==> 06-16: inputs <==
==> flow/design.v <==
`timescale 1ns / 1ns
module complex_multiplier
    #(parameter integer     OPERAND_WIDTH_A = 16,  
      parameter integer     OPERAND_WIDTH_B = 16,  
      parameter integer     OPERAND_WIDTH_OUT = 32,   
      parameter integer     STAGES = 6,   
      parameter             BLOCKING = 0,
      parameter             ROUND_MODE = 0,
      parameter integer     GROWTH_BITS = 0,   
      parameter             BYTE_ALIGNED = 1,
      localparam            EFF_PORT_WIDTH_A = BYTE_ALIGNED ? ((OPERAND_WIDTH_A*2+15)/16)*16 : OPERAND_WIDTH_A * 2,
      localparam            EFF_PORT_WIDTH_B = BYTE_ALIGNED ? ((OPERAND_WIDTH_B*2+15)/16)*16 : OPERAND_WIDTH_B * 2,
      localparam            EFF_PORT_WIDTH_OUT = BYTE_ALIGNED ? ((OPERAND_WIDTH_OUT*2+15)/16)*16 : OPERAND_WIDTH_OUT * 2
    )
    (   
        input                                           aclk,
        input                                           aresetn,
		input                                           rounding_cy,
        input               [EFF_PORT_WIDTH_A - 1 : 0]    s_axis_a_tdata,
        output reg                                      s_axis_a_tready,
        input                                           s_axis_a_tvalid,
        input               [EFF_PORT_WIDTH_B - 1 : 0]    s_axis_b_tdata,
        output reg                                      s_axis_b_tready,
        input                                           s_axis_b_tvalid,
        output reg  		[EFF_PORT_WIDTH_OUT - 1 : 0]  m_axis_dout_tdata,
        output reg                                      m_axis_dout_tvalid,
        input                                           m_axis_dout_tready
        );
    localparam INPUT_WIDTH_A = OPERAND_WIDTH_A * 2;
    localparam INPUT_WIDTH_B = OPERAND_WIDTH_B * 2;
    localparam OUTPUT_WIDTH  = OPERAND_WIDTH_OUT * 2;
    localparam TRUNC_BITS = (INPUT_WIDTH_A + INPUT_WIDTH_B - OUTPUT_WIDTH)/2 + 1 + GROWTH_BITS;
    localparam OUTPUT_PADDING = EFF_PORT_WIDTH_OUT - OUTPUT_WIDTH;
    localparam CALCULATION_STAGES = 6;    
    reg        [STAGES : 0]                     tvalid;
    reg        [EFF_PORT_WIDTH_OUT-1:0]         tdata [STAGES-2:0];
    wire signed [OPERAND_WIDTH_A-1:0] a_r = s_axis_a_tdata[OPERAND_WIDTH_A - 1 : 0];
    wire signed [OPERAND_WIDTH_A-1:0] a_i = s_axis_a_tdata[EFF_PORT_WIDTH_A / 2 + OPERAND_WIDTH_A - 1 : EFF_PORT_WIDTH_A / 2];
    wire signed [OPERAND_WIDTH_B-1:0] b_r = s_axis_b_tdata[OPERAND_WIDTH_B - 1 : 0];
    wire signed [OPERAND_WIDTH_B-1:0] b_i = s_axis_b_tdata[EFF_PORT_WIDTH_B / 2 + OPERAND_WIDTH_B - 1 : EFF_PORT_WIDTH_B / 2];
    reg signed [OPERAND_WIDTH_A + OPERAND_WIDTH_B : 0] mult_r, mult_i, mult_0, common, common_r1, common_r2, p_r_int, p_i_int;
    reg signed [OPERAND_WIDTH_A - 1 : 0] a_r_d, a_i_d, a_r_dd, a_i_dd, a_r_ddd, a_i_ddd, a_r_dddd, a_i_dddd;
    reg signed [OPERAND_WIDTH_B - 1 : 0] b_r_d, b_i_d, b_r_dd, b_i_dd, b_r_ddd, b_i_ddd;
    reg                          a_valid_d, b_valid_d;
    reg signed [OPERAND_WIDTH_A : 0] a_dd_common;
    reg signed [OPERAND_WIDTH_B : 0] a_dd_r, a_dd_i;
    reg        [STAGES - 1 : 0]  rounding_cy_buf ;
    wire signed [OPERAND_WIDTH_OUT - 1 : 0] result_r;
    wire signed [OPERAND_WIDTH_OUT - 1 : 0] result_i;
    wire signed [OPERAND_WIDTH_A + OPERAND_WIDTH_B + 1 - 1 : 0] temp1, temp2;
    localparam rounding_cy_buf_index = CALCULATION_STAGES - 1;
    wire signed [OPERAND_WIDTH_A + OPERAND_WIDTH_B + 1 - 1 : 0] rounding_cy_extended = {{(OPERAND_WIDTH_A + OPERAND_WIDTH_B){1'b0}}, rounding_cy_buf[rounding_cy_buf_index]};
	if (ROUND_MODE == 0 || TRUNC_BITS == 0) begin
        assign temp1 = p_r_int >>> TRUNC_BITS;
        assign temp2 = p_i_int >>> TRUNC_BITS;
		assign result_r = temp1[OPERAND_WIDTH_OUT - 1 : 0];
		assign result_i = temp2[OPERAND_WIDTH_OUT - 1 : 0];    
	end
	else begin
        wire signed [OPERAND_WIDTH_A + OPERAND_WIDTH_B + 1 - 1 : 0] point5_correction = {{(OPERAND_WIDTH_A + OPERAND_WIDTH_B + 1 - TRUNC_BITS){1'b0}}, 1'b0, {(TRUNC_BITS-1){1'b1}}} + rounding_cy_extended;
        assign temp1 = (p_r_int + point5_correction) >>> TRUNC_BITS;
        assign temp2 = (p_i_int + point5_correction) >>> TRUNC_BITS;
		assign result_r = temp1[OPERAND_WIDTH_OUT-1:0];
		assign result_i = temp2[OPERAND_WIDTH_OUT-1:0];    
	end
    integer i;
    always @(posedge aclk) begin
        if (!aresetn) begin
            tvalid <= 0;
            a_valid_d <= 0;
            b_valid_d <= 0;
            m_axis_dout_tvalid <= 0;
        end
        else begin
            a_valid_d <= s_axis_a_tvalid;
            b_valid_d <= s_axis_b_tvalid;
            a_r_d <= a_r;
            a_i_d <= a_i;
            b_r_d <= b_r;
            b_i_d <= b_i;
            if (ROUND_MODE == 1)
                rounding_cy_buf[0] <= rounding_cy;
            else if (ROUND_MODE == 2)   
                rounding_cy_buf[0] <= ~rounding_cy_buf[0];
            if (BLOCKING == 1 && m_axis_dout_tready == 0 && m_axis_dout_tvalid == 1) begin 
                m_axis_dout_tvalid <= 0;
                m_axis_dout_tdata <= {(OUTPUT_WIDTH){1'b0}};
                s_axis_a_tready <= 0;
                s_axis_b_tready <= 0;
            end
            else begin
                s_axis_a_tready <= 1;
                s_axis_b_tready <= 1;
                a_dd_common <= a_r_d - a_i_d;
                a_r_dd <= a_r_d;
                a_i_dd <= a_i_d;
                b_r_dd <= b_r_d;
                b_i_dd <= b_i_d;
                a_r_ddd <= a_r_dd;
                a_i_ddd <= a_i_dd;
                b_r_ddd <= b_r_dd;
                b_i_ddd <= b_i_dd;
                mult_0 <= a_dd_common * b_i_dd;
                a_r_dddd <= a_r_ddd;
                a_i_dddd <= a_i_ddd;
                a_dd_r <= b_r_ddd - b_i_ddd;
                a_dd_i <= b_r_ddd + b_i_ddd;
                common <= mult_0;
                mult_r <= a_dd_r * a_r_dddd;
                mult_i <= a_dd_i * a_i_dddd;
                common_r1 <= common;
                common_r2 <= common;
                p_r_int <= mult_r + common_r1;
                p_i_int <= mult_i + common_r2;
                for (i = 1; i<STAGES; i = i + 1) begin
                    rounding_cy_buf[i] <= rounding_cy_buf[i-1];
                end
                tvalid[0] <= a_valid_d & b_valid_d;
                for (i = 1; i<(STAGES); i = i+1) begin
                    tvalid[i] <= tvalid[i-1];
                end
                m_axis_dout_tvalid <= tvalid[STAGES-2];
                if (STAGES > CALCULATION_STAGES) begin
                    tdata[0] <= {{(OUTPUT_PADDING/2){result_i[OPERAND_WIDTH_OUT - 1]}}, result_i,
                        {(OUTPUT_PADDING/2){result_r[OPERAND_WIDTH_OUT - 1]}}, result_r};
                    for (i = 1; i<(STAGES-CALCULATION_STAGES); i = i+1) begin
                        tdata[i] <= tdata[i-1];
                    end
                    m_axis_dout_tdata <= tdata[STAGES - CALCULATION_STAGES - 1];
                end
                else begin
                     m_axis_dout_tdata <= {{(OUTPUT_PADDING/2){result_i[OPERAND_WIDTH_OUT - 1]}}, result_i,
                         {(OUTPUT_PADDING/2){result_r[OPERAND_WIDTH_OUT - 1]}}, result_r};
                end
            end
        end
    end
endmodule
==> flow/run.sh <==
#!/bin/bash
# the make line also repeats each setting of config.mk as NAME=value (left out here)
make -C /OpenROAD-flow-scripts/flow DESIGN_CONFIG=/design/flow/config.mk WORK_HOME=/design/flow/orfs CLKGATE_MAP_FILE= finish
==> flow/config.mk <==
export PLATFORM = sky130hd
export DESIGN_NAME = complex_multiplier
export DESIGN_NICKNAME = complex_multiplier
export VERILOG_FILES = /design/flow/design.v
export SDC_FILE = /design/flow/constraint.sdc
export NUM_CORES = 4
export LEC_CHECK = 0
export CAP_MARGIN = 20
export CORE_MARGIN = 2
export CORE_UTILIZATION = 72
export PLACE_DENSITY_LB_ADDON = 0.01
export SETUP_SLACK_MARGIN = 1.78
export SLEW_MARGIN = 20
==> flow/constraint.sdc <==
create_clock -name core_clock -period 6.12 [get_ports {aclk}]
set_input_delay 1.2240 -clock core_clock [delete_from_list [all_inputs] [get_ports {aclk}]]
set_output_delay 1.2240 -clock core_clock [all_outputs]
set_load 0.01 [all_outputs]
==> 10-12: changes against 06-16 <==
CORE_UTILIZATION = 30   (was 72)
PLACE_DENSITY_LB_ADDON = unset   (was 0.01)
SETUP_SLACK_MARGIN = unset   (was 1.78)
==> flow/constraint.sdc (replaced) <==
create_clock -name core_clock -period 12.4 [get_ports {aclk}]
set_input_delay 2.4800 -clock core_clock [delete_from_list [all_inputs] [get_ports {aclk}]]
set_output_delay 2.4800 -clock core_clock [all_outputs]
set_load 0.01 [all_outputs]
==> run notes <==
flow finished, numbers: clock tree cell share of total cell area 0.03136, failing layout criteria negative setup slack, result of the run failed layout checks, post-route setup slack -216.1 ps, # setup viols final 5, synth-to-layout area growth 19.42%
The numbers above come from 06-16.

==> run notes <==
flow finished, numbers: result of the run complete, no violations, diode count 3, number of distinct library cells after synthesis approximately 71, # setup viols final 0, clock tree cell share of total cell area 0.03639, post-route setup slack a little over 5000 ps
The numbers above come from 10-12.


========
==> 07-25 <==
// complex_multiplier: RTL as listed in full above, without the edits since
==> flow/config.mk <==
export PLATFORM = sky130hd
export DESIGN_NAME = complex_multiplier
export DESIGN_NICKNAME = complex_multiplier
export VERILOG_FILES = /design/flow/design.v
export SDC_FILE = /design/flow/constraint.sdc
export NUM_CORES = 4
export LEC_CHECK = 0
export CAP_MARGIN = 20
export CORE_MARGIN = 2
export CORE_UTILIZATION = 70
export CTS_CLUSTER_SIZE = 35
export HOLD_SLACK_MARGIN = 0.29
export SLEW_MARGIN = 20
==> flow/constraint.sdc <==
create_clock -name core_clock -period 4.64 [get_ports {aclk}]
set_input_delay 0.9280 -clock core_clock [delete_from_list [all_inputs] [get_ports {aclk}]]
set_output_delay 0.9280 -clock core_clock [all_outputs]
set_load 0.01 [all_outputs]
run.sh (not shown) runs the stock make flow with config.mk's settings and CLKGATE_MAP_FILE=.
==> 10-02: changes against 07-25 <==
Settings changed: CAP_MARGIN 20 to 0, CORE_UTILIZATION 70 to 72, CTS_CLUSTER_SIZE 35 to unset, HOLD_SLACK_MARGIN 0.29 to 0.05.
==> flow/constraint.sdc (replaced) <==
create_clock -name core_clock -period 6.08 [get_ports {aclk}]
set_input_delay 1.2160 -clock core_clock [delete_from_list [all_inputs] [get_ports {aclk}]]
set_output_delay 1.2160 -clock core_clock [all_outputs]
set_load 0.01 [all_outputs]
==> qor summary <==
quantity	10-02	07-25
DRT Pass-1 Iters	8	7
GPL Wtd Cong	0.9354	0.9462
Antenna violations before repair	2	9
# fillers	3,918	3,742
Hold Slack	381.9 ps	398.1 ps
Detailed Route Iter0 Violations	2,950	2,930
Proportion of cell area occupied by multi-input gates	0.5345	0.5203
Met2 routed WL	60.81 mm	66.11 mm
Setup Total Neg Slack	-858.0 ps	-74,720 ps
Overall routing resource usage	0.3222	0.3492
Layout overhead on the synthesized area	16.25%	22.52%
Tightest slew margin relative to the limit	0.3053	0.3433
Utilization after layout	0.8473	0.8636
Number of clock buffers inserted by TritonCTS	58	60
Vias per cell	5.685	5.638
Area occupied by multi-input gates	33,150 µm²	34,010 µm²
Signal buffers share of area	0.07863	0.1116
Share of cell area taken by flip-flops and latches	0.2771	0.2629
Status	failed layout checks	failed layout checks
Violated checks	negative setup slack	negative setup slack
ANT cells	0	2
